[flow/config.mk]
export PLATFORM = sky130hd
export DESIGN_NAME = MIPS
export DESIGN_NICKNAME = MIPS
export VERILOG_FILES = /design/flow/design.v
export SDC_FILE = /design/flow/constraint.sdc
export NUM_CORES = 4
export LEC_CHECK = 0
export ABC_AREA = 1
export CAP_MARGIN = 15
export CORE_MARGIN = 2
export CORE_UTILIZATION = 72
export CTS_CLUSTER_DIAMETER = 90
export CTS_CLUSTER_SIZE = 91
export PLACE_DENSITY = 0.64
export SETUP_SLACK_MARGIN = -0.14
export SLEW_MARGIN = 20
[flow/design.v]
module MIPS(
    clk,
    rst_n,
    in_valid,
    instruction,
    out_valid,
    instruction_fail,
    out_0,
    out_1,
    out_2,
    out_3,
    out_4,
    out_5
);
input clk;
input rst_n;
input in_valid;
input [31:0] instruction;
output logic out_valid, instruction_fail;
output logic [15:0] out_0, out_1, out_2, out_3, out_4, out_5;
logic in_valid_1, in_valid_2, in_valid_3;
logic [31:0] instruction_reg;
always_ff @(negedge rst_n, posedge clk) begin
    if (~rst_n) begin
        in_valid_1 <= 0;
    end
    else begin
        if (in_valid) begin
            instruction_reg <= instruction;
        end
        in_valid_1 <= in_valid;
    end
end
logic [1:0] opcode_comb, opcode_reg;
logic [2:0] func_comb, func_reg;
logic [15:0] value_rs_comb, value_rs_reg;
logic [15:0] value_rt_comb, value_rt_reg;
logic [4:0] dest_comb, dest_reg;
logic [4:0] dest_reg_1;
logic [15:0] immediate_comb;
logic [5:0] shamt_comb, shamt_reg;
logic [15:0] result_comb, result_reg;
logic [15:0] add_reg;
assign shamt_comb = instruction_reg[10:6];
assign immediate_comb = instruction_reg[15:0];
always_comb begin
    if (instruction_reg[31:26] == 6'd0) begin
        case (instruction_reg[5:0])
            6'b100100: func_comb = 1;
            6'b100101: func_comb = 2;
            6'b100111: func_comb = 3;
            6'b000000: func_comb = 4;
            6'b000010: func_comb = 5;
            default: func_comb = 0;
        endcase
    end
    else begin
        func_comb = 0;
    end
end
always_comb begin
    case (instruction_reg[31:26])
        6'b000000: opcode_comb = 0;
        default: opcode_comb = 1;
    endcase
end
always_comb begin
    if (dest_reg_1 == instruction_reg[25:21]) value_rs_comb = result_reg;
    else begin
        case (instruction_reg[25:21])
            5'b10001: value_rs_comb = out_0;
            5'b10010: value_rs_comb = out_1;
            5'b01000: value_rs_comb = out_2;
            5'b10111: value_rs_comb = out_3;
            5'b11111: value_rs_comb = out_4;
            5'b10000: value_rs_comb = out_5;
            default: value_rs_comb = 16'd0;
        endcase
    end
end
always_comb begin
    if (dest_reg_1 == instruction_reg[20:16]) value_rt_comb = result_reg;
    else begin
        case (instruction_reg[20:16])
            5'b10001: value_rt_comb = out_0;
            5'b10010: value_rt_comb = out_1;
            5'b01000: value_rt_comb = out_2;
            5'b10111: value_rt_comb = out_3;
            5'b11111: value_rt_comb = out_4;
            5'b10000: value_rt_comb = out_5;
            default: value_rt_comb = 16'd0;
        endcase
    end
end
always_comb begin
    case (instruction_reg[31:26])
        6'b000000: begin
            dest_comb = instruction_reg[15:11];
        end
        6'b001000: begin
            dest_comb = instruction_reg[20:16];
        end
        default: begin
            dest_comb = 0;
        end
    endcase
end
always_ff @ (posedge clk, negedge rst_n) begin
    if (~rst_n) begin
        in_valid_2 <= 0;
    end
    else begin
        if (in_valid_1) begin
            value_rs_reg <= value_rs_comb;
            value_rt_reg <= value_rt_comb;
            dest_reg <= dest_comb;
            add_reg <= (opcode_comb == 0) ? value_rt_comb : immediate_comb;
            func_reg <= func_comb;
            opcode_reg <= opcode_comb;
            shamt_reg <= shamt_comb;
        end
        in_valid_2 <= in_valid_1;
    end
end
always_comb begin
    case (func_reg)
        6'd0: result_comb = value_rs_reg + add_reg;
        6'd1: result_comb = value_rs_reg & value_rt_reg;
        6'd2: result_comb = value_rs_reg | value_rt_reg;
        6'd3: result_comb = ~(value_rs_reg | value_rt_reg);
        6'd4: result_comb = value_rt_reg << shamt_reg;
        6'd5: result_comb = value_rt_reg >> shamt_reg;
        default: result_comb = 16'd0;
    endcase
end
always_ff @ (negedge rst_n, posedge clk) begin
    if (~rst_n) begin
        in_valid_3 <= 0;
        result_reg <= 0;
    end
    else begin
        if (in_valid_2) begin
            result_reg <= result_comb;
            dest_reg_1 <= dest_reg;
        end
        in_valid_3 <= in_valid_2;
    end
end
always_ff @ (negedge rst_n, posedge clk) begin
    if (~rst_n) begin
        out_valid <= 0;
        instruction_fail <= 0;
        out_0 <= 0;
        out_1 <= 0;
        out_2 <= 0;
        out_3 <= 0;
        out_4 <= 0;
        out_5 <= 0;
    end
    else if (in_valid_3) begin
        out_valid <= 1;
        case (dest_reg_1)
            5'b10001: begin
                out_0 <= result_reg;
                instruction_fail <= 0;
            end
            5'b10010: begin
                out_1 <= result_reg;
                instruction_fail <= 0;
            end
            5'b01000: begin
                out_2 <= result_reg;
                instruction_fail <= 0;
            end
            5'b10111: begin
                out_3 <= result_reg;
                instruction_fail <= 0;
            end
            5'b11111: begin
                out_4 <= result_reg;
                instruction_fail <= 0;
            end
            5'b10000: begin
                out_5 <= result_reg;
                instruction_fail <= 0;
            end
            default: instruction_fail <= 1;
        endcase
    end
    else begin
        out_0 <= 0;
        out_1 <= 0;
        out_2 <= 0;
        out_3 <= 0;
        out_4 <= 0;
        out_5 <= 0;
        out_valid <= in_valid_3;
    end
end
endmodule
[flow/constraint.sdc]
create_clock -name core_clock -period 2.04 [get_ports {clk}]
set_input_delay 0.4080 -clock core_clock [delete_from_list [all_inputs] [get_ports {clk}]]
set_output_delay 0.4080 -clock core_clock [all_outputs]
set_load 0.01 [all_outputs]
[flow/run.sh]
#!/bin/bash
# the make line also repeats each setting of config.mk as NAME=value (left out here)
make -C /OpenROAD-flow-scripts/flow DESIGN_CONFIG=/design/flow/config.mk WORK_HOME=/design/flow/orfs CLKGATE_MAP_FILE= finish
==> results.json, run 1 <==
{
  "edf_count": 95,
  "status": "stopped before the end",
  "chip_area_mm2": 0.01835,
  "grt_overflow": 4,
  "most_common_cell": "nand2_1",
  "flop_cell": "dfrtp_1",
  "stop_error": "[ERROR GRT-0232] Routing congestion too high. Check the congestion heatmap in the GUI.",
  "syn_area_mm2": 0.01244,
  "synth.avg_cell_area_um2": 7.565,
  "placed_area_mm2": 0.01435,
  "fp_util_pct": 72.70,
  "coreArea_mm2": 0.01712,
  "cts_max_path_buffers": 3,
  "yosys_cells": 1645,
  "fa_ha_area_share_pct": 1.669,
  "cts-buffers-inserted": 11,
  "place.gp.congestion": 1.077,
  "die_h_um": 135.5,
  "topCombFamilyByArea": "simple AND/OR/NAND/NOR gates",
  "mux_area_share_pct": 0,
  "compound_area_share_pct": 12.58,
  "area_leaders": "dfrtp_1, edfxtp_1, nand2_1",
  "hpwlAfterDp_mm": 31.81,
  "yosys.area.top_type_share_pct": 23.53,
  "yosys.stat.seqShare_pct": 47.42,
  "fp_nets": 1696,
  "row_count": 48,
  "ys_ff": 218,
  "grt.total_usage_pct": 72.25,
  "io_buffers": 132,
  "stop_stage": "5_1_grt",
  "synth_warnings": 1,
  "boundaryPins": 133,
  "synth.cellmix.xorXnorShare_pct": 0.6334,
  "ys_area_mm2": 0.01244,
  "synth_async_sr_flop_share_pct": 53.67,
  "common_cells": "nand2_1, inv_1, o21ai_0, nand3_1, dfrtp_1",
  "synthCells": 1645,
  "top_area_cell": "dfrtp_1",
  "clkSinkCount": 218,
  "synth_cell_types": 44,
  "htree_levels": 1,
  "cts-root-buf": "clkbuf_16",
  "die_w_um": 135.5,
  "simple_gate_share_pct": 28.73,
  "post-place-ws_ns": -0.1089
}
layer usage:
layer / overflow / GRT usage, %
met5: 0 / 28.61
met4: 1 / 68.75
met3: 0 / 53.83
met2: 3 / 91.31
met1: 0 / 73.12
metrics by stage:
step | std cells | total power [mW]
2_1_floorplan | 1645 | 6.083
3_5_place_dp | 2003 | 7.094
3_3_place_gp | 2003 | 6.992
4_1_cts | 2025 | 9.871
repair_timing:
item                       CTS
cloned                       0
hold buffers                 1
pin swaps                    0
hold endpoints to repair    10
buffers inserted             4
resized                      4
setup endpoints to repair   27
==> run 2, diff against run 1 <==
- ABC_AREA: 1 -> not set
- CAP_MARGIN: 15 -> 20
- CORE_UTILIZATION: 72 -> 40
- CTS_CLUSTER_DIAMETER: 90 -> not set
- CTS_CLUSTER_SIZE: 91 -> not set
- PLACE_DENSITY: 0.64 -> not set
- SETUP_SLACK_MARGIN: -0.14 -> not set
- clock period: 2.04 -> 1.73 ns (I/O delays scaled with it)
==> results.json, run 2 <==
{
  "whs_endpoint": "in_valid_1",
  "common_cells": "nand2_1, dfrtp_1, nor2_1, a22oi_1, edfxtp_1",
  "hold_depth": 1,
  "r2r-start": "value_rs_reg[0]",
  "tritoncts": "yes",
  "io_buffers": 132,
  "mux_area_share_pct": 11.39,
  "fmaxAchievable_mhz": 430.7,
  "grt_pass1_vias": 11920,
  "met2_length_mm": 22.09,
  "p_leak_nw": 8.113,
  "powerDensity_mw_per_mm2": 680.7,
  "drt_iter0_markers": 1068,
  "drv_cap": 0,
  "rsz0062_at_grt": "yes",
  "simple_gate_share_pct": 15.88,
  "skew_ns": 0.02807,
  "die_h_um": 184.2,
  "checkFailReasons": "setup timing",
  "worstSetupPathDepth": 9,
  "clock_latency_ns": 0.54,
  "maxSlewHeadroom_pct": 55.82,
  "coreArea_mm2": 0.03180,
  "htree_levels": 1,
  "total_power_mw": 12.75,
  "yosys.area.top_type_share_pct": 22.55,
  "internal_power_mw": 9.551,
  "status": "finished with violations",
  "flop_cell": "dfrtp_1",
  "topCombFamilyByArea": "AND-OR/OR-AND gates",
  "comb_power_share_pct": 10.3,
  "vias_per_cell": 5.862,
  "hold_viol": 0,
  "antenna_found_initial": 0,
  "row_count": 65,
  "grt_pass1_wl_mm": 71.38,
  "largestPowerGroup": "sequential cells",
  "setup_viol": 72,
  "synth_warnings": 1,
  "warnings": 31,
  "area_growth_pct": 44.28,
  "finalSetupTns_ns": -18.86,
  "crit_end": "result_reg[14]",
  "p_sw_mw": 3.201,
  "wire_per_inst_um": 23.26,
  "area_leaders": "dfrtp_1, edfxtp_1, a22oi_1",
  "crit_path_cell_trace": "ha_2, inv_2, fa_2, nor2b_2, o211ai_1, a211oi_2, nor4_2, or4_1, nand3_1",
  "die_w_um": 184.2,
  "clkSinkCount": 218,
  "worstSetupStartpointType": "flop",
  "clkTransAtPathRegs_ns": 0.07,
  "crit_fanout": 3,
  "reg2regPathDepth": 9,
  "pwr-share-seq_pct": 46.2,
  "post-place-ws_ns": -0.7220,
  "comb_cell_power_mw": 1.32,
  "hpwlAfterDp_mm": 32.43,
  "regArea_mm2": 0.005931,
  "p_seq_mw": 5.90,
  "switching_share_pct": 25.10,
  "cts_max_path_buffers": 3,
  "vias": 11990,
  "nNetsFinal": 1643,
  "comb_area_mm2": 0.007390,
  "route.detailed.drc": 0,
  "fa_ha_area_share_pct": 1.600,
  "hold_path.class": "in2reg",
  "yosys.stat.seqShare_pct": 45.44,
  "synth.cellmix.xorXnorShare_pct": 1.214,
  "wirelength_mm": 47.56,
  "synth_async_sr_flop_share_pct": 53.67,
  "startpoint": "value_rs_reg[0]",
  "boundaryPins": 133,
  "cp.arrival_ns": 2.78,
  "critPathTopFamily": "simple AND/OR/NAND/NOR gates",
  "place.gp.congestion": 0.9393,
  "edf_count": 95,
  "cp-end-kind": "flop",
  "grt.total_usage_pct": 27.54,
  "cp.required_ns": 2.18,
  "num_antenna_cells": 0,
  "dr.pass1.iters": 5,
  "path_class": "reg2reg",
  "ys_area_mm2": 0.01298,
  "ant_nets": 0,
  "r2r-end": "result_reg[14]",
  "compound_area_share_pct": 19.40,
  "wl_met1_mm": 20.57,
  "cts-root-buf": "clkbuf_16",
  "grt_max_degree": 113,
  "nFillCells": 2694,
  "pg_clk_mw": 5.54,
  "ys_ff": 218,
  "grt_overflow": 0,
  "r2r_setup_slack_ns": -0.59,
  "clock_power_share_pct": 43.4,
  "synth_cell_types": 84,
  "most_common_cell": "nand2_1",
  "drv_slew": 0,
  "synthCells": 1270,
  "tightest_slew_ns": 0.6627,
  "post-route-min-period_ns": 2.322,
  "top_layer": "met4",
  "fp_nets": 1321,
  "slowest_stage": "or4_1",
  "chip_area_mm2": 0.03392,
  "crit_buf_inv": 1,
  "final.setup.worst_slack_ns": -0.5919,
  "ir_worst_vdd_mv": 0.8716,
  "yosys_cells": 1270,
  "wl_met3_mm": 3.325,
  "worst_hold_startpoint": "in_valid",
  "fp_util_pct": 40.83,
  "slowest_delay_ns": 0.46,
  "synth.avg_cell_area_um2": 10.22,
  "top_area_cell": "dfrtp_1",
  "period_used_pct": 134.2,
  "syn_area_mm2": 0.01298,
  "cts-buffers-inserted": 24
}
run 2: timing repair:
item	in CTS	in global routing
buffers inserted	70	25
endpoints found under the hold margin	5	0
setup endpoints to repair	200	131
cloned	5	5
hold buffers	1	0
gates resized	254	147
pin swaps	74	68
run 2: routing by layer:
layer  track usage [%]  up-vias
li1                  -     5357
met1             38.26     5966
met2             44.94      559
met3             3.497      106
met4             8.608        0
met5                 0        -
run 2: through the flow:
step                      util [%]  std cells  area [um^2]  hold WS [ns]
after floorplan                  -       1270        13180       0.05041
after global placement       50.83       1906        16160        0.3900
after detailed placement     50.83       1906        16160        0.3822
after CTS                    56.92       2025        18100        0.2626
after global routing         58.91       2045        18730        0.2746
final                        58.91       2045        18730        0.2742
run 2: cell type report:
| class | count | share of cell area [%] |
|---|---|---|
| multi-input combinational | 917 | 39.44 |
| inverter | 21 | 0.4608 |
| sequential | 218 | 31.66 |
| clock inverter | 19 | 1.336 |
| tap | 435 | 2.905 |
| clock buffer | 25 | 3.226 |
| timing repair buffer | 410 | 20.97 |
==> run 3, diff against run 2 <==
- CORE_UTILIZATION: 40 -> 24
- clock period: 1.73 -> 5.37 ns (I/O delays scaled with it)
==> results.json, run 3 <==
{
  "p_leak_nw": 5.993,
  "most_common_cell": "nand2_1",
  "wire_per_inst_um": 21.01,
  "cp.required_ns": 5.77,
  "synth_async_sr_flop_share_pct": 53.67,
  "fmaxAchievable_mhz": 345.3,
  "topCombFamilyByArea": "AND-OR/OR-AND gates",
  "drt_iter0_markers": 1167,
  "p_sw_mw": 0.9687,
  "chip_area_mm2": 0.05598,
  "num_antenna_cells": 0,
  "cts_resized": 0,
  "reg2regPathDepth": 7,
  "comb_power_share_pct": 7.3,
  "pg_clk_mw": 1.68,
  "r2r_setup_slack_ns": 2.47,
  "nNetsFinal": 1391,
  "vias_per_cell": 5.291,
  "clkTransAtPathRegs_ns": 0.06,
  "maxSlewHeadroom_pct": 28.10,
  "yosys_cells": 1270,
  "status": "no timing/DRC/antenna violations",
  "startpoint": "shamt_reg[1]",
  "simple_gate_share_pct": 15.88,
  "synthCells": 1270,
  "p_seq_mw": 1.91,
  "hpwlAfterDp_mm": 31.35,
  "die_w_um": 236.6,
  "utilization_pct": 29.09,
  "rsz0062_at_grt": "no",
  "path_class": "reg2reg",
  "ant_nets": 0,
  "period_used_pct": 53.94,
  "drv_slew": 0,
  "crit_path_cell_trace": "buf_4, mux2_2, mux4_2, o21ai_1, a221oi_1, nor2_1, o31ai_1",
  "largestPowerGroup": "sequential cells",
  "yosys.area.top_type_share_pct": 22.55,
  "whs_endpoint": "in_valid_2",
  "drv_cap": 0,
  "fp_nets": 1321,
  "powerDensity_mw_per_mm2": 248.1,
  "fa_ha_area_share_pct": 1.600,
  "tightest_slew_ns": 1.079,
  "warnings": 26,
  "ir_worst_vdd_mv": 0.1838,
  "synth_cell_types": 84,
  "internal_power_mw": 2.908,
  "slowest_stage": "edfxtp_1",
  "grt_pass1_wl_mm": 66.87,
  "worstSetupStartpointType": "flop",
  "comb_cell_power_mw": 0.283,
  "cp.arrival_ns": 3.30,
  "flop_cell": "dfrtp_1",
  "cp-end-kind": "flop",
  "antenna_found_initial": 0,
  "crit_buf_inv": 1,
  "nFillCells": 5484,
  "grt_max_degree": 100,
  "common_cells": "nand2_1, dfrtp_1, nor2_1, a22oi_1, edfxtp_1",
  "cts-root-buf": "clkbuf_16",
  "slowest_delay_ns": 0.91,
  "area_growth_pct": 20.32,
  "clock_latency_ns": 0.55,
  "route.detailed.drc": 0,
  "cts_hold_buf": 0,
  "coreArea_mm2": 0.05371,
  "ys_ff": 218,
  "vias": 10870,
  "pwr-share-seq_pct": 49.3,
  "switching_share_pct": 24.99,
  "dr.pass1.iters": 7,
  "hold_depth": 0,
  "skew_ns": 0.02890,
  "critPathTopFamily": "flip-flops",
  "mux_area_share_pct": 11.39,
  "row_count": 85,
  "r2r-end": "result_reg[13]",
  "post-route-min-period_ns": 2.896,
  "r2r-start": "shamt_reg[1]",
  "setup_viol": 0,
  "top_area_cell": "dfrtp_1",
  "cts_max_path_buffers": 3,
  "boundaryPins": 133,
  "yosys.stat.seqShare_pct": 45.44,
  "grt.total_usage_pct": 15.07,
  "synth_warnings": 1,
  "wirelength_mm": 43.15,
  "die_h_um": 236.6,
  "clock_power_share_pct": 43.4,
  "syn_area_mm2": 0.01298,
  "compound_area_share_pct": 19.40,
  "fp_util_pct": 24.18,
  "crit_end": "result_reg[13]",
  "cts_setup_buffers": 0,
  "synth.cellmix.xorXnorShare_pct": 1.214,
  "worstSetupPathDepth": 7,
  "synth.avg_cell_area_um2": 10.22,
  "clkSinkCount": 218,
  "ys_area_mm2": 0.01298,
  "grt_overflow": 0,
  "area_leaders": "dfrtp_1, edfxtp_1, a22oi_1",
  "grt_pass1_vias": 10800,
  "hold_path.class": "reg2reg",
  "edf_count": 95,
  "worst_hold_startpoint": "in_valid_1",
  "tritoncts": "yes",
  "crit_fanout": 22,
  "hold_viol": 0,
  "place.gp.congestion": 0.9062,
  "io_buffers": 132,
  "htree_levels": 1,
  "cts-buffers-inserted": 24,
  "finalSetupTns_ns": 0
}
[run 3: per-layer routing]
layer | track usage (%) | up-vias | share of wire [%]
met2 | 24.89 | 470 | 48
met4 | 4.641 | 0 | 2.6
met5 | 0 | - | 0
met3 | 1.725 | 85 | 5.8
met1 | 20.65 | 5473 | 44
li1 | - | 4840 | -
[run 3: final cells by class]
| cell class | instances | area [um^2] | area share (%) |
|---|---|---|---|
| Timing Repair Buffer | 158 | 1534 | 9.818 |
| Clock inverter | 11 | 130.1 | 0.8329 |
| Tap cell | 696 | 870.8 | 5.574 |
| Inverter | 21 | 78.83 | 0.5045 |
| Sequential cell | 218 | 5902 | 37.78 |
| Multi-Input combinational cell | 917 | 6432 | 41.17 |
| Clock buffer | 33 | 675.6 | 4.325 |
[run 3: per-stage QoR]
| step | instances | area, um^2 | hold WS [ns] | power (mW) | setup slack, ns |
|---|---|---|---|---|---|
| floorplan | 1270 | 12990 | 0.3540 | 2.079 | 2.603 |
| global route | 2054 | 15620 | 0.4212 | 4.004 | 2.305 |
| CTS | 2053 | 15590 | 0.4155 | 3.899 | 2.490 |
| finish | 2054 | 15620 | 0.4102 | 3.877 | 2.474 |
| detailed placement | 2009 | 14790 | 0.3888 | 2.218 | 2.328 |
| global placement | 2009 | 14790 | 0.4007 | 2.214 | 2.400 |
==> run 4, diff against run 3 <==
- CORE_UTILIZATION: 24 -> 40
- SETUP_SLACK_MARGIN: not set -> 0.25
- clock period: 5.37 -> 2.91 ns (I/O delays scaled with it)
==> results.json, run 4 <==
{
  "status": "no timing/DRC/antenna violations",
  "grt.busiest_layer": "met2",
  "skew_ns": 0.01056,
  "compound_area_share_pct": 19.40,
  "hold_viol": 0,
  "placed_area_mm2": 0.01463,
  "fa_ha_area_share_pct": 1.600,
  "grt_max_degree": 94,
  "vias": 10860,
  "most_common_cell": "nand2_1",
  "powerDensity_mw_per_mm2": 449.8,
  "use_met3_pct": 4.090,
  "cts_max_path_buffers": 3,
  "whs_endpoint": "in_valid_2",
  "synthCells": 1270,
  "yosys.area.top_type_share_pct": 22.55,
  "cts-root-buf": "clkbuf_16",
  "fp_nets": 1321,
  "grt.total_usage_pct": 25.75,
  "synth.avg_cell_area_um2": 10.22,
  "post-route-min-period_ns": 2.589,
  "tightest_slew_ns": 0.8600,
  "finalSetupTns_ns": 0,
  "mux_area_share_pct": 11.39,
  "drt_iter0_markers": 1268,
  "clkTransAtPathRegs_ns": 0.06,
  "htree_levels": 1,
  "route.detailed.drc": 0,
  "area_growth_pct": 18.41,
  "place.gp.congestion": 0.9230,
  "tritoncts": "yes",
  "die_w_um": 184.2,
  "p_sw_mw": 1.733,
  "clock_power_share_pct": 41.4,
  "antenna_found_initial": 0,
  "rsz0062_at_grt": "yes",
  "internal_power_mw": 5.184,
  "row_count": 65,
  "fmaxAchievable_mhz": 386.3,
  "stdcell_count": 1809,
  "area_leaders": "dfrtp_1, edfxtp_1, a22oi_1",
  "io_buffers": 132,
  "comb_cell_power_mw": 0.528,
  "boundaryPins": 133,
  "total_power_mw": 6.917,
  "cp.required_ns": 3.37,
  "r2r-end": "result_reg[14]",
  "topCombFamilyByArea": "AND-OR/OR-AND gates",
  "wirelength_mm": 42.99,
  "grt_pass1_vias": 10710,
  "synth_async_sr_flop_share_pct": 53.67,
  "startpoint": "value_rs_reg[0]",
  "synth.cellmix.xorXnorShare_pct": 1.214,
  "cts-buffers-inserted": 23,
  "cts_setup_buffers": 0,
  "edf_count": 95,
  "met2_usage_pct": 40.29,
  "cp.arrival_ns": 3.05,
  "hpwlAfterDp_mm": 29.82,
  "warnings": 27,
  "vias_per_cell": 6.004,
  "ir_worst_vdd_mv": 0.3552,
  "yosys.stat.seqShare_pct": 45.44,
  "pwr-share-seq_pct": 51.0,
  "final_area_mm2": 0.01538,
  "final.setup.worst_slack_ns": 0.3213,
  "hold_path.class": "reg2reg",
  "crit_buf_inv": 1,
  "die_h_um": 184.2,
  "r2r_setup_slack_ns": 0.32,
  "chip_area_mm2": 0.03392,
  "largestPowerGroup": "sequential cells",
  "worstSetupPathDepth": 9,
  "clock_latency_ns": 0.52,
  "cp-end-kind": "flop",
  "post-place-ws_ns": 0.4089,
  "worst_hold_startpoint": "in_valid_1",
  "whs_ns": 0.3857,
  "maxSlewHeadroom_pct": 42.59,
  "drv_slew": 0,
  "ys_area_mm2": 0.01298,
  "worstSetupStartpointType": "flop",
  "grt_pass1_wl_mm": 66.67,
  "path_class": "reg2reg",
  "fp_util_pct": 40.83,
  "synth_cell_types": 84,
  "slowest_delay_ns": 0.47,
  "num_antenna_cells": 0,
  "setup_viol": 0,
  "reg2regPathDepth": 9,
  "crit_end": "result_reg[14]",
  "syn_area_mm2": 0.01298,
  "switching_share_pct": 25.05,
  "r2r-start": "value_rs_reg[0]",
  "wire_per_inst_um": 23.77,
  "nFillCells": 2916,
  "dp_cells": 1765,
  "synth_warnings": 1,
  "clkSinkCount": 218,
  "top_area_cell": "dfrtp_1",
  "p_seq_mw": 3.53,
  "slowest_stage": "or4_1",
  "nNetsFinal": 1408,
  "dr.pass1.iters": 8,
  "flop_cell": "dfrtp_1",
  "p_leak_nw": 6.064,
  "crit_fanout": 4,
  "ys_ff": 218,
  "yosys_cells": 1270,
  "coreArea_mm2": 0.03180,
  "utilization_pct": 48.35,
  "critPathTopFamily": "simple AND/OR/NAND/NOR gates",
  "period_used_pct": 88.96,
  "simple_gate_share_pct": 15.88,
  "comb_power_share_pct": 7.6,
  "grt_util_met1_pct": 36.95,
  "drv_cap": 0,
  "crit_path_cell_trace": "ha_1, inv_1, fa_1, nor2b_1, o211ai_1, a211oi_1, nor4_1, or4_1, nand3_1",
  "common_cells": "nand2_1, dfrtp_1, nor2_1, a22oi_1, edfxtp_1",
  "ant_nets": 0,
  "hold_depth": 0,
  "pg_clk_mw": 2.86,
  "grt_overflow": 0
}
-- run 4: what timing repair did --
item	4_1_cts	5_1_grt
setup endpoints to repair	0	2
hold endpoints to repair	1	0
hold buffers	1	0
resized	0	1
-- run 4: metal layers --
layer	wire (um)	part of all wire (%)
met1	18960	44
met2	19620	46
met3	3359	7.8
met4	1051	2.4
met5	0	0
-- run 4: cell type report --
type / count / area, um^2 / area share, %
sequential: 218 / 5902 / 38.38
multi-input combinational: 917 / 6431 / 41.83
timing repair buffer: 176 / 1697 / 11.03
tap: 435 / 544.3 / 3.540
clock inverter: 10 / 83.83 / 0.5452
inverter: 21 / 78.83 / 0.5127
clock buffer: 32 / 639.4 / 4.158
==> run 5, diff against run 4 <==
- ABC_AREA: not set -> 0
- CORE_ASPECT_RATIO: not set -> 1.8
- CORE_UTILIZATION: 40 -> 68
- CTS_CLUSTER_SIZE: not set -> 79
- PLACE_DENSITY_LB_ADDON: not set -> 0.06
- SETUP_SLACK_MARGIN: 0.25 -> -0.29
- TNS_END_PERCENT: not set -> 90
- clock period: 2.91 -> 3.06 ns (I/O delays scaled with it)
==> results.json, run 5 <==
{
  "status": "no timing/DRC/antenna violations",
  "most_common_cell": "nand2_1",
  "boundaryPins": 133,
  "comb_power_share_pct": 8.2,
  "cts_setup_buffers": 0,
  "path_class": "reg2reg",
  "drv_cap": 0,
  "nNetsFinal": 1408,
  "internal_power_mw": 4.832,
  "syn_area_mm2": 0.01298,
  "die_h_um": 189.4,
  "cts_hold_buf": 0,
  "top_area_cell": "dfrtp_1",
  "wirelength_mm": 44.42,
  "p_leak_nw": 6.046,
  "synth.cellmix.xorXnorShare_pct": 1.214,
  "area_leaders": "dfrtp_1, edfxtp_1, a22oi_1",
  "crit_path_cell_trace": "buf_4, mux2_4, mux4_2, o21ai_1, a221oi_1, nor2_1, o31ai_1",
  "wire_per_inst_um": 27.55,
  "tritoncts": "yes",
  "warnings": 28,
  "largestPowerGroup": "sequential cells",
  "yosys.area.top_type_share_pct": 22.55,
  "crit_end": "result_reg[13]",
  "crit_buf_inv": 1,
  "synthCells": 1270,
  "io_buffers": 132,
  "regArea_mm2": 0.005902,
  "vias": 11730,
  "grt_pass1_wl_mm": 67.48,
  "cts_max_path_buffers": 3,
  "r2r-start": "shamt_reg[1]",
  "maxSlewHeadroom_pct": 28.17,
  "row_count": 67,
  "rsz0062_at_grt": "no",
  "comb_area_mm2": 0.006430,
  "compound_area_share_pct": 19.40,
  "ant_nets": 0,
  "ys_area_mm2": 0.01298,
  "startpoint": "shamt_reg[1]",
  "r2r-end": "result_reg[13]",
  "drv_slew": 0,
  "p_seq_mw": 3.34,
  "period_used_pct": 90.64,
  "hold_viol": 0,
  "clock_power_share_pct": 40.4,
  "yosys.stat.seqShare_pct": 45.44,
  "p_sw_mw": 1.665,
  "synth_cell_types": 84,
  "hold_path.class": "in2async",
  "reg2regPathDepth": 7,
  "common_cells": "nand2_1, dfrtp_1, nor2_1, a22oi_1, edfxtp_1",
  "fp_util_pct": 69.46,
  "flop_cell": "dfrtp_1",
  "grt_overflow": 0,
  "fmaxAchievable_mhz": 360.5,
  "cts-buffers-inserted": 21,
  "final.setup.worst_slack_ns": 0.2864,
  "cts_resized": 0,
  "dr.pass1.iters": 7,
  "clkSinkCount": 218,
  "clock_latency_ns": 0.51,
  "num_antenna_cells": 0,
  "setup_viol": 0,
  "cp.arrival_ns": 3.19,
  "clkTransAtPathRegs_ns": 0.07,
  "switching_share_pct": 25.62,
  "mux_area_share_pct": 11.39,
  "post-route-min-period_ns": 2.774,
  "fa_ha_area_share_pct": 1.600,
  "skew_ns": 0.01892,
  "vias_per_cell": 7.275,
  "critPathTopFamily": "AND-OR/OR-AND gates",
  "simple_gate_share_pct": 15.88,
  "area_growth_pct": 16.21,
  "crit_fanout": 16,
  "grt.total_usage_pct": 44.26,
  "place.gp.congestion": 1.008,
  "slowest_delay_ns": 0.87,
  "synth_async_sr_flop_share_pct": 53.67,
  "coreArea_mm2": 0.01869,
  "worstSetupStartpointType": "flop",
  "finalSetupTns_ns": 0,
  "fp_nets": 1321,
  "cp-end-kind": "flop",
  "powerDensity_mw_per_mm2": 430.5,
  "pg_clk_mw": 2.62,
  "edf_count": 95,
  "antenna_found_initial": 0,
  "grt_max_degree": 119,
  "yosys_cells": 1270,
  "pwr-share-seq_pct": 51.4,
  "r2r_setup_slack_ns": 0.29,
  "synth_warnings": 1,
  "post-place-ws_ns": 0.4111,
  "topCombFamilyByArea": "AND-OR/OR-AND gates",
  "slowest_stage": "edfxtp_1",
  "grt_pass1_vias": 11750,
  "tightest_slew_ns": 1.077,
  "htree_levels": 1,
  "worstSetupPathDepth": 7,
  "comb_cell_power_mw": 0.533,
  "cp.required_ns": 3.48,
  "route.detailed.drc": 0,
  "chip_area_mm2": 0.02027,
  "drt_iter0_markers": 1298,
  "ys_ff": 218,
  "nFillCells": 1129,
  "cts-root-buf": "clkbuf_16",
  "hpwlAfterDp_mm": 30.58,
  "synth.avg_cell_area_um2": 10.22,
  "ir_worst_vdd_mv": 0.4874,
  "die_w_um": 107
}
[run 5: through the flow]
stage / cells / cell area, um^2 / power [mW] / util [%] / hold slack, ns
final: 1612 / 15090 / 6.496 / 80.72 / 0.2032
after global routing: 1612 / 15090 / 6.629 / 80.72 / 0.2743
after CTS: 1612 / 15090 / 6.464 / 80.72 / 0.2771
after detailed placement: 1575 / 14410 / 3.891 / 77.10 / 0.3662
after global placement: 1575 / 14410 / 3.877 / 77.10 / 0.3611
after floorplan: 1270 / 12990 / 3.648 / - / 0.3164
[run 5: per-layer routing]
metal | part of all wire [%] | vias up | GRT usage [%]
met3 | 11 | 326 | 11.15
li1 | - | 4863 | -
met4 | 9.5 | 0 | 34.52
met2 | 48 | 957 | 72.46
met5 | 0 | - | 0
met1 | 31 | 5581 | 48.44
[run 5: cell type report]
cell class | count | area share, %
clock inverters | 11 | 0.6385
inverters | 21 | 0.5224
flip-flops and latches | 218 | 39.11
multi-input cells | 917 | 42.61
repair buffers | 178 | 11.28
clock buffers | 26 | 3.839
well taps | 241 | 1.998
==> run 6, diff against run 5 <==
- ABC_AREA: 0 -> 1
- CORE_ASPECT_RATIO: 1.8 -> not set
- CORE_UTILIZATION: 68 -> 70
- CTS_CLUSTER_SIZE: 79 -> 19
- PLACE_DENSITY_LB_ADDON: 0.06 -> not set
- SETUP_SLACK_MARGIN: -0.29 -> 0.43
- TNS_END_PERCENT: 90 -> not set
- clock period: 3.06 -> 1.6 ns (I/O delays scaled with it)
==> results.json, run 6 <==
{
  "row_count": 48,
  "synth.avg_cell_area_um2": 7.565,
  "synth_warnings": 1,
  "coreArea_mm2": 0.01736,
  "synth.cellmix.xorXnorShare_pct": 0.6334,
  "synth_cell_types": 44,
  "io_buffers": 132,
  "fp_util_pct": 71.70,
  "stop_stage": "4_1_cts",
  "status": "stopped before the end",
  "topCombFamilyByArea": "simple AND/OR/NAND/NOR gates",
  "edf_count": 95,
  "fa_ha_area_share_pct": 1.669,
  "top_area_cell": "dfrtp_1",
  "fp_nets": 1696,
  "simple_gate_share_pct": 28.73,
  "stop_error": "[ERROR DPL-0038] Utilization greater than 100%, impossible to legalize",
  "placed_area_mm2": 0.01549,
  "boundaryPins": 133,
  "flop_cell": "dfrtp_1",
  "ys_ff": 218,
  "ys_area_mm2": 0.01244,
  "die_w_um": 137.3,
  "compound_area_share_pct": 12.58,
  "common_cells": "nand2_1, inv_1, o21ai_0, nand3_1, dfrtp_1",
  "hpwlAfterDp_mm": 34.66,
  "synth_async_sr_flop_share_pct": 53.67,
  "die_h_um": 137.3,
  "place.gp.congestion": 1.116,
  "most_common_cell": "nand2_1",
  "yosys_cells": 1645,
  "dp_cells": 2083,
  "post-place-ws_ns": -0.4127,
  "syn_area_mm2": 0.01244,
  "yosys.stat.seqShare_pct": 47.42,
  "yosys.area.top_type_share_pct": 23.53,
  "mux_area_share_pct": 0,
  "chip_area_mm2": 0.01886,
  "area_leaders": "dfrtp_1, edfxtp_1, nand2_1",
  "synthCells": 1645
}
==> run 7, diff against run 6 <==
- ABC_AREA: 1 -> not set
- CAP_MARGIN: 20 -> 10
- CORE_UTILIZATION: 70 -> 40
- CTS_CLUSTER_SIZE: 19 -> 42
- GPL_ROUTABILITY_DRIVEN: not set -> 0
- GPL_TIMING_DRIVEN: not set -> 0
- SETUP_SLACK_MARGIN: 0.43 -> not set
- TNS_END_PERCENT: not set -> 5
- clock period: 1.6 -> 5.0 ns (I/O delays scaled with it)
==> results.json, run 7 <==
{
  "num_antenna_cells": 0,
  "path_class": "reg2reg",
  "p_seq_mw": 1.97,
  "worstSetupPathDepth": 9,
  "crit_end": "result_reg[10]",
  "vias": 11080,
  "cp.arrival_ns": 3.20,
  "boundaryPins": 133,
  "post-route-min-period_ns": 2.807,
  "period_used_pct": 56.14,
  "warnings": 26,
  "clock_latency_ns": 0.54,
  "io_buffers": 132,
  "grt_max_degree": 65,
  "mux_area_share_pct": 11.39,
  "nNetsFinal": 1481,
  "hold_viol": 0,
  "comb_power_share_pct": 9.6,
  "grt.total_usage_pct": 25.67,
  "ant_nets": 0,
  "r2r-start": "value_rs_reg[0]",
  "hpwlAfterDp_mm": 32.92,
  "status": "no timing/DRC/antenna violations",
  "clkSinkCount": 218,
  "synth_cell_types": 84,
  "drv_slew": 0,
  "final_area_mm2": 0.01571,
  "critPathTopFamily": "AND-OR/OR-AND gates",
  "nFillCells": 2926,
  "p_leak_nw": 6.186,
  "crit_fanout": 4,
  "most_common_cell": "nand2_1",
  "vias_per_cell": 5.885,
  "grt_pass1_vias": 10960,
  "fp_util_pct": 40.83,
  "edf_count": 95,
  "powerDensity_mw_per_mm2": 267.9,
  "common_cells": "nand2_1, dfrtp_1, nor2_1, a22oi_1, edfxtp_1",
  "top_area_cell": "dfrtp_1",
  "cts-root-buf": "clkbuf_16",
  "hold_path.class": "reg2reg",
  "slowest_stage": "a2111oi_0",
  "clock_power_share_pct": 43.6,
  "drt_iter0_markers": 1166,
  "startpoint": "value_rs_reg[0]",
  "syn_area_mm2": 0.01298,
  "pwr-share-seq_pct": 46.9,
  "ir_worst_vdd_mv": 0.2174,
  "fa_ha_area_share_pct": 1.600,
  "internal_power_mw": 3.163,
  "yosys.stat.seqShare_pct": 45.44,
  "wire_per_inst_um": 23.05,
  "htree_levels": 1,
  "comb_cell_power_mw": 0.403,
  "crit_buf_inv": 1,
  "area_growth_pct": 21.00,
  "hold_depth": 0,
  "cp.required_ns": 5.39,
  "r2r_setup_slack_ns": 2.19,
  "setup_viol": 0,
  "p_sw_mw": 1.046,
  "flop_cell": "dfrtp_1",
  "pg_clk_mw": 1.83,
  "grt_pass1_wl_mm": 66.60,
  "fp_nets": 1321,
  "grt_overflow": 0,
  "synth.cellmix.xorXnorShare_pct": 1.214,
  "tritoncts": "yes",
  "fmaxAchievable_mhz": 356.3,
  "drv_cap": 0,
  "synthCells": 1270,
  "skew_ns": 0.01647,
  "topCombFamilyByArea": "AND-OR/OR-AND gates",
  "cts-buffers-inserted": 25,
  "reg2regPathDepth": 9,
  "worstSetupStartpointType": "flop",
  "clkTransAtPathRegs_ns": 0.06,
  "placed_area_mm2": 0.01489,
  "coreArea_mm2": 0.03180,
  "whs_endpoint": "in_valid_2",
  "largestPowerGroup": "sequential cells",
  "chip_area_mm2": 0.03392,
  "worst_hold_startpoint": "in_valid_1",
  "cts_resized": 0,
  "die_h_um": 184.2,
  "cts_hold_buf": 0,
  "synth_warnings": 1,
  "r2r-end": "result_reg[10]",
  "cp-end-kind": "flop",
  "cts_setup_buffers": 0,
  "yosys_cells": 1270,
  "total_power_mw": 4.209,
  "wirelength_mm": 43.38,
  "simple_gate_share_pct": 15.88,
  "ys_ff": 218,
  "slowest_delay_ns": 0.63,
  "maxSlewHeadroom_pct": 38.51,
  "antenna_found_initial": 0,
  "route.detailed.drc": 0,
  "row_count": 65,
  "ys_area_mm2": 0.01298,
  "crit_path_cell_trace": "ha_1, inv_1, fa_1, nor2b_1, o211ai_1, a211oi_1, a2111oi_0, mux2i_1, o2111ai_1",
  "dr.pass1.iters": 6,
  "switching_share_pct": 24.86,
  "area_leaders": "dfrtp_1, edfxtp_1, a22oi_1",
  "cts_max_path_buffers": 3,
  "die_w_um": 184.2,
  "synth.avg_cell_area_um2": 10.22,
  "tightest_slew_ns": 0.9189,
  "rsz0062_at_grt": "no",
  "synth_async_sr_flop_share_pct": 53.67,
  "compound_area_share_pct": 19.40,
  "yosys.area.top_type_share_pct": 22.55
}
run 7: final cells by class:
cell class / instances / area [um^2] / share of cell area (%)
clock buffer: 38 / 744.5 / 4.738
timing repair buffer: 133 / 1354 / 8.617
inverter: 21 / 81.33 / 0.5176
tap: 435 / 544.3 / 3.464
sequential: 218 / 5901 / 37.56
buffer: 114 / 580.6 / 3.695
multi-input combinational: 917 / 6431 / 40.93
clock inverter: 6 / 75.07 / 0.4778
run 7: layer usage:
| layer | GRT usage (%) | up-vias | share of wire [%] |
|---|---|---|---|
| met4 | 7.808 | 0 | 2.8 |
| met3 | 2.845 | 78 | 6.6 |
| li1 | - | 5013 | - |
| met2 | 41.89 | 540 | 46 |
| met5 | 0 | - | 0 |
| met1 | 36.00 | 5445 | 44 |
run 7: metrics by stage:
| stage | TNS [ns] | cells | hold WS (ns) | setup slack (ns) | util [%] |
|---|---|---|---|---|---|
| global placement | -617.80 | 1837 | 0.3719 | -4.507 | 46.70 |
| CTS | 0 | 1882 | 0.3924 | 2.254 | 49.41 |
| detailed placement | 0 | 1838 | 0.3689 | 1.824 | 46.83 |
| floorplan | 0 | 1270 | 0.3540 | 2.307 | - |
| finish | 0 | 1882 | 0.3868 | 2.193 | 49.41 |
| global route | 0 | 1882 | 0.4038 | 2.020 | 49.41 |
==> run 8, diff against run 7 <==
- CAP_MARGIN: 10 -> 30
- CTS_CLUSTER_DIAMETER: not set -> 355
- CTS_CLUSTER_SIZE: 42 -> not set
- GPL_TIMING_DRIVEN: 0 -> not set
- MIN_ROUTING_LAYER: not set -> met2
- TNS_END_PERCENT: 5 -> not set
==> results.json, run 8 <==
{
  "status": "no timing/DRC/antenna violations",
  "final.setup.worst_slack_ns": 1.881,
  "drv_slew": 0,
  "critPathTopFamily": "AND-OR/OR-AND gates",
  "nNetsFinal": 1388,
  "yosys.area.top_type_share_pct": 22.55,
  "grt.total_usage_pct": 38.40,
  "grt_overflow": 0,
  "largestPowerGroup": "sequential cells",
  "grt_pass1_vias": 16090,
  "crit_buf_inv": 2,
  "p_seq_mw": 2.06,
  "ant_nets": 0,
  "area_growth_pct": 16.90,
  "synth_async_sr_flop_share_pct": 53.67,
  "row_count": 65,
  "grt_pass1_wl_mm": 66.29,
  "mux_area_share_pct": 11.39,
  "synthCells": 1270,
  "post-route-min-period_ns": 3.119,
  "tritoncts": "yes",
  "topCombFamilyByArea": "AND-OR/OR-AND gates",
  "fa_ha_area_share_pct": 1.600,
  "synth.avg_cell_area_um2": 10.22,
  "warnings": 26,
  "yosys_cells": 1270,
  "cts_max_path_buffers": 3,
  "fp_util_pct": 40.83,
  "setup_viol": 0,
  "worstSetupPathDepth": 7,
  "synth_cell_types": 84,
  "drv_cap": 0,
  "finalSetupTns_ns": 0,
  "hpwlAfterDp_mm": 28.79,
  "io_buffers": 132,
  "clkSinkCount": 218,
  "hold_path.class": "in2async",
  "top_area_cell": "dfrtp_1",
  "reg2regPathDepth": 7,
  "nFillCells": 2958,
  "cts-root-buf": "clkbuf_16",
  "grt_max_degree": 68,
  "common_cells": "nand2_1, dfrtp_1, nor2_1, a22oi_1, edfxtp_1",
  "tightest_slew_ns": 1.091,
  "num_antenna_cells": 0,
  "p_sw_mw": 1.063,
  "fmaxAchievable_mhz": 320.6,
  "route.detailed.drc": 0,
  "maxSlewHeadroom_pct": 27.19,
  "synth.cellmix.xorXnorShare_pct": 1.214,
  "most_common_cell": "nand2_1",
  "antenna_found_initial": 0,
  "synth_warnings": 1,
  "compound_area_share_pct": 19.40,
  "vias_per_cell": 8.279,
  "comb_cell_power_mw": 0.309,
  "cts_resized": 0,
  "crit_end": "result_reg[9]",
  "clkTransAtPathRegs_ns": 0.07,
  "chip_area_mm2": 0.03392,
  "cp.required_ns": 5.48,
  "crit_fanout": 25,
  "switching_share_pct": 26.35,
  "r2r_setup_slack_ns": 1.88,
  "internal_power_mw": 2.972,
  "rsz0062_at_grt": "no",
  "cts_setup_buffers": 0,
  "die_w_um": 184.2,
  "pg_clk_mw": 1.67,
  "pwr-share-seq_pct": 51.0,
  "wire_per_inst_um": 24.61,
  "coreArea_mm2": 0.03180,
  "total_power_mw": 4.035,
  "period_used_pct": 62.38,
  "worstSetupStartpointType": "flop",
  "cp-end-kind": "flop",
  "fp_nets": 1321,
  "dr.pass1.iters": 22,
  "powerDensity_mw_per_mm2": 265.8,
  "startpoint": "shamt_reg[0]",
  "flop_cell": "dfrtp_1",
  "yosys.stat.seqShare_pct": 45.44,
  "ys_ff": 218,
  "die_h_um": 184.2,
  "hold_viol": 0,
  "utilization_pct": 47.74,
  "clock_latency_ns": 0.54,
  "path_class": "reg2reg",
  "ys_area_mm2": 0.01298,
  "crit_path_cell_trace": "buf_4, inv_1, mux2_2, nand2_1, o211ai_1, a221oi_1, o32a_1",
  "cts_hold_buf": 0,
  "htree_levels": 1,
  "slowest_delay_ns": 0.74,
  "post-place-ws_ns": 1.932,
  "clock_power_share_pct": 41.3,
  "simple_gate_share_pct": 15.88,
  "slowest_stage": "a221oi_1",
  "vias": 14800,
  "boundaryPins": 133,
  "edf_count": 95,
  "comb_power_share_pct": 7.7,
  "wirelength_mm": 44.00,
  "syn_area_mm2": 0.01298,
  "r2r-end": "result_reg[9]",
  "cts-buffers-inserted": 23,
  "cp.arrival_ns": 3.59,
  "ir_worst_vdd_mv": 0.2369,
  "drt_iter0_markers": 3776,
  "area_leaders": "dfrtp_1, edfxtp_1, a22oi_1",
  "p_leak_nw": 5.940,
  "skew_ns": 0.02203,
  "r2r-start": "shamt_reg[0]"
}
[run 8: area by class of cell]
| cell class | count | area (um^2) | share of cell area, % |
|---|---|---|---|
| clock buffers | 28 | 604.3 | 3.981 |
| repair buffers | 156 | 1519 | 10.01 |
| clock inverters | 13 | 86.33 | 0.5687 |
| well taps | 435 | 544.3 | 3.586 |
| inverters | 21 | 78.83 | 0.5193 |
| flip-flops and latches | 218 | 5902 | 38.88 |
| multi-input cells | 917 | 6445 | 42.46 |
[run 8: through the flow]
step	hold WS, ns	std cells	instance area [um^2]
6_report	0.3725	1788	15180
3_3_place_gp	0.3730	1745	14450
5_1_grt	0.3959	1788	15180
4_1_cts	0.3736	1786	15140
2_1_floorplan	0.3540	1270	12990
3_5_place_dp	0.3668	1745	14450
[run 8: per-layer routing]
metal  part of all wire, %  track usage, %
met1                     0               -
met2                    46           43.94
met3                    43           52.22
met4                    11           8.608
met5                  0.60           18.37
==> run 9, diff against run 8 <==
- CAP_MARGIN: 30 -> 20
- CORE_UTILIZATION: 40 -> 68
- CTS_CLUSTER_DIAMETER: 355 -> 207
- CTS_CLUSTER_SIZE: not set -> 15
- GPL_ROUTABILITY_DRIVEN: 0 -> not set
- MIN_ROUTING_LAYER: met2 -> not set
- SETUP_SLACK_MARGIN: not set -> -0.14
- clock period: 5.0 -> 1.97 ns (I/O delays scaled with it)
==> results.json, run 9 <==
{
  "r2r_setup_slack_ns": -0.53,
  "p_seq_mw": 5.19,
  "grt_pass1_wl_mm": 70.06,
  "wire_per_inst_um": 29.18,
  "cts-root-buf": "clkbuf_16",
  "common_cells": "nand2_1, dfrtp_1, nor2_1, a22oi_1, edfxtp_1",
  "antenna_found_initial": 0,
  "worst_hold_startpoint": "in_valid",
  "cts-buffers-inserted": 18,
  "die_h_um": 142.2,
  "drt_iter0_markers": 2462,
  "final_area_mm2": 0.01661,
  "fmaxAchievable_mhz": 400.0,
  "comb_area_mm2": 0.006780,
  "clkTransAtPathRegs_ns": 0.08,
  "internal_power_mw": 7.221,
  "io_buffers": 132,
  "route.detailed.drc": 0,
  "num_antenna_cells": 0,
  "clock_latency_ns": 0.51,
  "drv_slew": 0,
  "synth_async_sr_flop_share_pct": 53.67,
  "r2r-end": "result_reg[10]",
  "coreArea_mm2": 0.01871,
  "fp_nets": 1321,
  "crit_end": "result_reg[10]",
  "fp_util_pct": 69.42,
  "ir_worst_vdd_mv": 0.7417,
  "powerDensity_mw_per_mm2": 593.5,
  "tritoncts": "yes",
  "cp-end-kind": "flop",
  "slowest_delay_ns": 0.42,
  "yosys_cells": 1270,
  "period_used_pct": 126.9,
  "pwr-share-seq_pct": 52.7,
  "comb_power_share_pct": 11.5,
  "place.gp.congestion": 0.9757,
  "hpwlAfterDp_mm": 31.85,
  "row_count": 50,
  "grt_max_degree": 109,
  "rsz0062_at_grt": "yes",
  "checkFailReasons": "setup timing",
  "placed_area_mm2": 0.01550,
  "switching_share_pct": 26.77,
  "cp.required_ns": 2.34,
  "die_w_um": 142.2,
  "dr.pass1.iters": 11,
  "path_class": "reg2reg",
  "chip_area_mm2": 0.02022,
  "total_power_mw": 9.861,
  "mux_area_share_pct": 11.39,
  "clkSinkCount": 218,
  "top_area_cell": "dfrtp_1",
  "area_leaders": "dfrtp_1, edfxtp_1, a22oi_1",
  "slowest_stage": "edfxtp_1",
  "htree_levels": 1,
  "simple_gate_share_pct": 15.88,
  "synthCells": 1270,
  "comb_cell_power_mw": 1.13,
  "crit_buf_inv": 2,
  "pg_clk_mw": 3.54,
  "cp.arrival_ns": 2.87,
  "warnings": 33,
  "crit_path_cell_trace": "ha_2, inv_2, fa_2, nor2b_4, o211ai_1, a211oi_2, a2111oi_2, buf_4, mux2i_1, o2111ai_1",
  "nNetsFinal": 1551,
  "finalSetupTns_ns": -11.40,
  "synth.cellmix.xorXnorShare_pct": 1.214,
  "cts_max_path_buffers": 3,
  "drv_cap": 0,
  "skew_ns": 0.01819,
  "largestPowerGroup": "sequential cells",
  "ys_area_mm2": 0.01298,
  "area_growth_pct": 27.95,
  "post-route-min-period_ns": 2.500,
  "status": "finished with violations",
  "topCombFamilyByArea": "AND-OR/OR-AND gates",
  "setup_viol": 91,
  "nFillCells": 793,
  "hold_depth": 1,
  "crit_fanout": 3,
  "startpoint": "add_reg[0]",
  "critPathTopFamily": "AND-OR/OR-AND gates",
  "p_sw_mw": 2.639,
  "grt.total_usage_pct": 45.65,
  "r2r-start": "add_reg[0]",
  "final.setup.worst_slack_ns": -0.5298,
  "regArea_mm2": 0.005902,
  "fa_ha_area_share_pct": 1.600,
  "most_common_cell": "nand2_1",
  "grt_overflow": 0,
  "p_leak_nw": 6.827,
  "vias": 13050,
  "maxSlewHeadroom_pct": 45.47,
  "compound_area_share_pct": 19.40,
  "flop_cell": "dfrtp_1",
  "synth_warnings": 1,
  "whs_endpoint": "in_valid_1",
  "vias_per_cell": 7.476,
  "utilization_pct": 88.82,
  "yosys.area.top_type_share_pct": 22.55,
  "ant_nets": 0,
  "worstSetupStartpointType": "flop",
  "wirelength_mm": 50.92,
  "synth_cell_types": 84,
  "hold_path.class": "in2reg",
  "clock_power_share_pct": 35.9,
  "edf_count": 95,
  "ys_ff": 218,
  "hold_viol": 0,
  "synth.avg_cell_area_um2": 10.22,
  "worstSetupPathDepth": 10,
  "boundaryPins": 133,
  "tightest_slew_ns": 0.8153,
  "yosys.stat.seqShare_pct": 45.44,
  "grt_pass1_vias": 12490,
  "reg2regPathDepth": 10,
  "syn_area_mm2": 0.01298
}
-- run 9: area by class of cell --
type / count / area share, %
clock buffer: 30 / 3.110
sequential: 218 / 35.52
tap: 234 / 1.762
multi-input combinational: 917 / 40.81
clock inverter: 1 / 0.05271
timing repair buffer: 324 / 18.27
inverter: 21 / 0.4744
-- run 9: repair_timing --
item | in CTS | in global routing
endpoints found under the setup margin | 26 | 24
setup buffers | 13 | 21
pin swaps | 31 | 30
resized | 38 | 47
gates cloned | 2 | 1
hold endpoints to repair | 9 | 0
hold buffers | 1 | 0
-- run 9: layer usage --
| metal | routed length (um) | GRT usage, % | up-vias |
|---|---|---|---|
| met5 | 0 | 0 | - |
| met4 | 4469 | 27.16 | 0 |
| met3 | 7340 | 10.97 | 393 |
| met2 | 22800 | 72.95 | 1390 |
| met1 | 16320 | 56.85 | 6099 |
| li1 | - | - | 5163 |
-- run 9: per-stage QoR --
step / std cells / setup slack (ns) / hold slack, ns
after detailed placement: 1691 / -0.5637 / 0.3677
final: 1745 / -0.5298 / 0.3887
after global routing: 1745 / -0.5616 / 0.4017
after global placement: 1691 / -0.3104 / 0.3580
after floorplan: 1270 / -0.2088 / 0.09841
after CTS: 1732 / -0.3663 / 0.3904
==> run 10, diff against run 9 <==
- ABC_AREA: not set -> 1
- CORE_UTILIZATION: 68 -> 72
- CTS_CLUSTER_DIAMETER: 207 -> 232
- CTS_CLUSTER_SIZE: 15 -> not set
- PLACE_DENSITY: not set -> 0.65
- SETUP_SLACK_MARGIN: -0.14 -> not set
- clock period: 1.97 -> 2.1 ns (I/O delays scaled with it)
==> results.json, run 10 <==
{
  "cts_max_path_buffers": 3,
  "hpwlAfterDp_mm": 30.99,
  "flop_cell": "dfrtp_1",
  "synthCells": 1645,
  "fp_util_pct": 72.70,
  "status": "stopped before the end",
  "synth_async_sr_flop_share_pct": 53.67,
  "coreArea_mm2": 0.01712,
  "most_common_cell": "nand2_1",
  "syn_area_mm2": 0.01244,
  "synth_cell_types": 44,
  "ys_area_mm2": 0.01244,
  "fp_nets": 1696,
  "synth.avg_cell_area_um2": 7.565,
  "synth_warnings": 1,
  "simple_gate_share_pct": 28.73,
  "placed_area_mm2": 0.01427,
  "grt.total_usage_pct": 88.03,
  "boundaryPins": 133,
  "ys_ff": 218,
  "clkSinkCount": 218,
  "die_h_um": 135.5,
  "edf_count": 95,
  "compound_area_share_pct": 12.58,
  "topCombFamilyByArea": "simple AND/OR/NAND/NOR gates",
  "common_cells": "nand2_1, inv_1, o21ai_0, nand3_1, dfrtp_1",
  "io_buffers": 132,
  "grt_overflow": 264,
  "die_w_um": 135.5,
  "fa_ha_area_share_pct": 1.669,
  "mux_area_share_pct": 0,
  "yosys.stat.seqShare_pct": 47.42,
  "synth.cellmix.xorXnorShare_pct": 0.6334,
  "cts-buffers-inserted": 23,
  "stop_error": "[ERROR GRT-0232] Routing congestion too high. Check the congestion heatmap in the GUI.",
  "cts-root-buf": "clkbuf_16",
  "area_leaders": "dfrtp_1, edfxtp_1, nand2_1",
  "top_area_cell": "dfrtp_1",
  "row_count": 48,
  "chip_area_mm2": 0.01835,
  "htree_levels": 1,
  "yosys.area.top_type_share_pct": 23.53,
  "place.gp.congestion": 1.063,
  "yosys_cells": 1645,
  "stop_stage": "5_1_grt"
}
==> run 10: timing repair <==
| item | 4_1_cts |
|---|---|
| gates cloned | 2 |
| hold endpoints to repair | 10 |
| gates resized | 14 |
| hold buffers | 1 |
| pin swaps | 3 |
| setup endpoints to repair | 34 |
| buffers inserted | 9 |
==> run 10: stage by stage <==
step,hold WS (ns),instances,setup TNS [ns],setup slack [ns],power [mW]
2_1_floorplan,0.1244,1645,0,0.3803,5.909
3_3_place_gp,0.4072,1992,0,0.0009053,6.783
3_5_place_dp,0.4105,1993,-1.849,-0.1020,6.870
4_1_cts,0.4253,2047,0,0.003949,10.98
==> run 10: routing by layer <==
layer / GRT usage [%] / overflow
met5: 52.50 / 5
met4: 91.49 / 97
met3: 76.62 / 11
met2: 100.0 / 141
met1: 86.73 / 10
==> run 11, diff against run 10 <==
- ABC_AREA: 1 -> not set
- CORE_UTILIZATION: 72 -> 68
- CTS_CLUSTER_DIAMETER: 232 -> 234
- CTS_CLUSTER_SIZE: not set -> 15
- PLACE_DENSITY: 0.65 -> 0.35
- SETUP_SLACK_MARGIN: not set -> 0.65
- clock period: 2.1 -> 2.27 ns (I/O delays scaled with it)
==> results.json, run 11 <==
{
  "synthCells": 1270,
  "place.gp.congestion": 1.002,
  "synth_cell_types": 84,
  "area_leaders": "dfrtp_1, edfxtp_1, a22oi_1",
  "dp_cells": 1606,
  "hpwlAfterDp_mm": 30.91,
  "syn_area_mm2": 0.01298,
  "flop_cell": "dfrtp_1",
  "synth_async_sr_flop_share_pct": 53.67,
  "yosys.area.top_type_share_pct": 22.55,
  "synth.cellmix.xorXnorShare_pct": 1.214,
  "edf_count": 95,
  "compound_area_share_pct": 19.40,
  "simple_gate_share_pct": 15.88,
  "io_buffers": 132,
  "stop_error": "[ERROR DPL-0033] detailed placement checks failed during check placement.",
  "most_common_cell": "nand2_1",
  "topCombFamilyByArea": "AND-OR/OR-AND gates",
  "die_h_um": 142.2,
  "ys_area_mm2": 0.01298,
  "boundaryPins": 133,
  "mux_area_share_pct": 11.39,
  "coreArea_mm2": 0.01871,
  "die_w_um": 142.2,
  "ys_ff": 218,
  "stop_stage": "4_1_cts",
  "top_area_cell": "dfrtp_1",
  "yosys_cells": 1270,
  "synth_warnings": 1,
  "row_count": 50,
  "chip_area_mm2": 0.02022,
  "common_cells": "nand2_1, dfrtp_1, nor2_1, a22oi_1, edfxtp_1",
  "fp_nets": 1321,
  "fa_ha_area_share_pct": 1.600,
  "fp_util_pct": 69.42,
  "status": "stopped before the end",
  "synth.avg_cell_area_um2": 10.22,
  "yosys.stat.seqShare_pct": 45.44
}
==> run 11: metrics by stage <==
step | TNS (ns) | instance area, um^2 | setup slack [ns]
after floorplan | 0 | 13340 | 0.09631
after global placement | -0.008359 | 15050 | -0.008359
after detailed placement | -0.2057 | 15070 | -0.1062
==> run 12, diff against run 11 <==
- CORE_UTILIZATION: 68 -> 72
- CTS_CLUSTER_DIAMETER: 234 -> not set
- CTS_CLUSTER_SIZE: 15 -> not set
- PLACE_DENSITY: 0.35 -> 0.65
- SETUP_SLACK_MARGIN: 0.65 -> not set
- clock period: 2.27 -> 2.28 ns (I/O delays scaled with it)
==> results.json, run 12 <==
{
  "status": "finished with violations",
  "checkFailReasons": "setup timing",
  "wirelength_mm": 49.33,
  "regArea_mm2": 0.005902,
  "coreArea_mm2": 0.01784,
  "period_used_pct": 107.4,
  "synth_warnings": 1,
  "vias_per_cell": 7.716,
  "fmaxAchievable_mhz": 408.2,
  "switching_share_pct": 26.06,
  "synth_cell_types": 84,
  "row_count": 49,
  "synthCells": 1270,
  "yosys.area.top_type_share_pct": 22.55,
  "fa_ha_area_share_pct": 1.600,
  "warnings": 34,
  "cp-end-kind": "flop",
  "clock_latency_ns": 0.53,
  "die_h_um": 138.3,
  "vias": 12870,
  "final.setup.worst_slack_ns": -0.1697,
  "yosys.stat.seqShare_pct": 45.44,
  "ir_worst_vdd_mv": 0.8122,
  "clock_power_share_pct": 40.1,
  "r2r_setup_slack_ns": -0.17,
  "area_growth_pct": 21.90,
  "comb_cell_power_mw": 0.853,
  "common_cells": "nand2_1, dfrtp_1, nor2_1, a22oi_1, edfxtp_1",
  "cp.arrival_ns": 2.89,
  "hold_path.class": "in2async",
  "path_class": "reg2reg",
  "pg_clk_mw": 3.57,
  "grt_overflow": 0,
  "internal_power_mw": 6.587,
  "maxSlewHeadroom_pct": 37.02,
  "total_power_mw": 8.909,
  "grt_max_degree": 110,
  "drv_slew": 0,
  "grt.total_usage_pct": 48.10,
  "post-place-ws_ns": -0.1567,
  "crit_path_cell_trace": "inv_1, fa_2, nor2b_4, o211ai_1, buf_4, a211oi_4, nor4_2, or4_1, nand3_1",
  "clkSinkCount": 218,
  "fp_nets": 1321,
  "simple_gate_share_pct": 15.88,
  "tightest_slew_ns": 0.9376,
  "skew_ns": 0.03740,
  "critPathTopFamily": "simple AND/OR/NAND/NOR gates",
  "antenna_found_initial": 3,
  "synth_async_sr_flop_share_pct": 53.67,
  "io_buffers": 132,
  "synth.avg_cell_area_um2": 10.22,
  "r2r-end": "result_reg[14]",
  "nNetsFinal": 1472,
  "fp_util_pct": 72.78,
  "comb_power_share_pct": 9.6,
  "grt_pass1_wl_mm": 71.74,
  "edf_count": 95,
  "crit_end": "result_reg[14]",
  "largestPowerGroup": "sequential cells",
  "post-route-min-period_ns": 2.450,
  "topCombFamilyByArea": "AND-OR/OR-AND gates",
  "p_seq_mw": 4.48,
  "r2r-start": "value_rs_reg[1]",
  "dr.pass1.iters": 11,
  "setup_viol": 11,
  "cts-buffers-inserted": 22,
  "rsz0062_at_grt": "yes",
  "yosys_cells": 1270,
  "drv_cap": 0,
  "crit_buf_inv": 2,
  "ys_ff": 218,
  "startpoint": "value_rs_reg[1]",
  "most_common_cell": "nand2_1",
  "slowest_stage": "or4_1",
  "ant_nets": 0,
  "worstSetupPathDepth": 9,
  "area_leaders": "dfrtp_1, edfxtp_1, a22oi_1",
  "cp.required_ns": 2.72,
  "place.gp.congestion": 1.023,
  "chip_area_mm2": 0.01913,
  "ys_area_mm2": 0.01298,
  "comb_area_mm2": 0.006584,
  "cts-root-buf": "clkbuf_16",
  "cts_max_path_buffers": 3,
  "hold_viol": 0,
  "tritoncts": "yes",
  "utilization_pct": 88.72,
  "crit_fanout": 3,
  "drt_iter0_markers": 2941,
  "synth.cellmix.xorXnorShare_pct": 1.214,
  "boundaryPins": 133,
  "hpwlAfterDp_mm": 31.29,
  "syn_area_mm2": 0.01298,
  "worstSetupStartpointType": "flop",
  "mux_area_share_pct": 11.39,
  "clkTransAtPathRegs_ns": 0.07,
  "whs_ns": 0.3400,
  "pwr-share-seq_pct": 50.3,
  "p_sw_mw": 2.322,
  "nFillCells": 736,
  "route.detailed.drc": 0,
  "finalSetupTns_ns": -0.6900,
  "wire_per_inst_um": 29.58,
  "reg2regPathDepth": 9,
  "grt_pass1_vias": 12310,
  "compound_area_share_pct": 19.40,
  "htree_levels": 1,
  "flop_cell": "dfrtp_1",
  "top_area_cell": "dfrtp_1",
  "p_leak_nw": 6.412,
  "powerDensity_mw_per_mm2": 562.8,
  "slowest_delay_ns": 0.48,
  "die_w_um": 138.3
}
==> run 12: cell type report <==
| class | instances | area share, % |
|---|---|---|
| Multi-Input combinational cell | 917 | 41.59 |
| Sequential cell | 218 | 37.29 |
| Timing Repair Buffer | 241 | 14.38 |
| Clock buffer | 29 | 4.039 |
| Tap cell | 229 | 1.810 |
| Inverter | 21 | 0.4980 |
| Clock inverter | 11 | 0.3636 |
| Antenna cell | 2 | 0.03162 |
==> run 12: timing repair <==
item,4_1_cts,5_1_grt
pin swaps,6,10
endpoints found under the hold margin,8,0
hold buffers,1,0
setup endpoints to repair,21,23
resized,15,17
setup buffers,2,9
==> run 12: stage by stage <==
stage / instances / instance area [um^2]
2_1_floorplan: 1270 / 12990
3_3_place_gp: 1615 / 14850
3_5_place_dp: 1615 / 14850
4_1_cts: 1658 / 15650
5_1_grt: 1667 / 15830
6_report: 1668 / 15830
==> run 12: metal layers <==
metal	GRT usage [%]	routed length, um
met1	62.52	15610
met2	74.73	21450
met3	12.16	8123
met4	26.58	4146
met5	0	0
Power figures rest on the tool's default switching activity, not on a simulated workload.
